## v15
==> flow/design.v (excerpt) <==
module apb_ram (
  input presetn,
  input pclk,
  input psel,
  input penable,
  input pwrite,
  input [31:0] paddr, pwdata,
  output reg [31:0] prdata,
  output reg pready, pslverr
);
For scale: roughly 3500 cells after synthesis, roughly 47000 um^2 of cells after synthesis.
clock: 1.35 ns
lec_check: 0
abc_area: 0
cap_margin: 20
core_margin: 2
core_utilization: 70
cts_cluster_size: 16
setup_slack_margin: 0.4
slew_margin: 20
run.sh (not shown) runs the stock make flow with config.mk's settings and CLKGATE_MAP_FILE=.
Every stage of v15 finished as expected; the final checks, on the other hand, flagged negative hold slack, negative setup slack, which means the layout fails.
What v26 does differently from v15 at the input level:
==> flow/config.mk <==
export PLATFORM = sky130hd
export DESIGN_NAME = apb_ram
export DESIGN_NICKNAME = apb_ram
export VERILOG_FILES = /design/flow/design.v
export SDC_FILE = /design/flow/constraint.sdc
export NUM_CORES = 4
export LEC_CHECK = 0
export CAP_MARGIN = 20
export CORE_MARGIN = 2
export CORE_UTILIZATION = 40
export SLEW_MARGIN = 20
==> flow/constraint.sdc <==
create_clock -name core_clock -period 2.36 [get_ports {pclk}]
set_input_delay 0.4720 -clock core_clock [delete_from_list [all_inputs] [get_ports {pclk}]]
set_output_delay 0.4720 -clock core_clock [all_outputs]
set_load 0.01 [all_outputs]
==> comparison <==
- Final routed wirelength across all metal layers on v26 is down relative to v15.
- Diff v15..v26 | number of synthesized flops with an enable pin | unchanged
- v26 reports a lower amount of wire on met3 after detailed routing than v15 does.
- Summary of the comparison: depth of the most critical reg-to-reg path is lower in v26, relative to v15.
- [compare] base=v15 new=v26: global-route usage over all layers now smaller, floorplan die area now larger, combinational power share now smaller.
- Per the comparison of v26 with v15, pin slew with the least headroom to its limit now sits lower, met2 layer wire length in the routed design went down by 2.7 mm.
- v15 and v26: one clean run, v26; the rest did not finish clean.
- In v15 the implementation ran to completion but is not tape-out ready, as the final checks report negative hold slack, negative setup slack.
#### Input delta (v45 over v26)
-- flow/config.mk --
<<< v26, line 7
export LEC_CHECK = 0
export CAP_MARGIN = 20
export CORE_MARGIN = 2
export CORE_UTILIZATION = 40
export SLEW_MARGIN = 20
>>> v45, line 7
export LEC_CHECK = 0
export CAP_MARGIN = 20
export CELL_PAD_IN_SITES_GLOBAL_PLACEMENT = 0
export CORE_MARGIN = 2
export CORE_UTILIZATION = 67
export GPL_TIMING_DRIVEN = 1
export HOLD_SLACK_MARGIN = -0.07
export SLEW_MARGIN = 40
==> flow/constraint.sdc <==
create_clock -name core_clock -period 1.4 [get_ports {pclk}]
set_input_delay 0.2800 -clock core_clock [delete_from_list [all_inputs] [get_ports {pclk}]]
set_output_delay 0.2800 -clock core_clock [all_outputs]
set_load 0.01 [all_outputs]
==> comparison <==
- Complete run, failing final checks: v45, reason negative setup slack.
- Mean number of vias per cell (lower): v26
- Comparing the two runs side by side, v45 comes out behind v26 on total design power.
- Changes observed in v45 relative to v26: end-of-flow core utilization higher, hold slack lower, least setup slack across all paths after layout lower, first-pass GRT wire length lower.
- Sequential power share: v26 and v45 compared, lower one is v26
- Between v26 and v45, worst vdd rail ir drop increased.
- Going from v26 to v45, the number of diodes was found to have gone up by 5.
- Going from v26 to v45, fraction of area in non-clock buffers grows by 3.6 points.
- v45 vs v26: via count up in v45
### v45 -> v34
==> flow/config.mk <==
export PLATFORM = sky130hd
export DESIGN_NAME = apb_ram
export DESIGN_NICKNAME = apb_ram
export VERILOG_FILES = /design/flow/design.v
export SDC_FILE = /design/flow/constraint.sdc
export NUM_CORES = 4
export LEC_CHECK = 0
export CAP_MARGIN = 20
export CORE_MARGIN = 2
export CORE_UTILIZATION = 71
export SLEW_MARGIN = 20
==> flow/constraint.sdc <==
create_clock -name core_clock -period 2.36 [get_ports {pclk}]
set_input_delay 0.4720 -clock core_clock [delete_from_list [all_inputs] [get_ports {pclk}]]
set_output_delay 0.4720 -clock core_clock [all_outputs]
set_load 0.01 [all_outputs]
Findings:
- v34 completed every stage of the flow, and the final layout passed the timing, design-rule and antenna checks.
- Going from v45 to v34, end-of-flow core utilization climbed 0.32 points, area taken by flip-flops and latches barely changed, wire length dropped about 12%, clock-cell share of area climbed 0.59 points.
- The lower fraction of area in non-clock buffers of v45 and v34 is in v34.
No activity file was given, so power comes from the tool's default toggle rates.
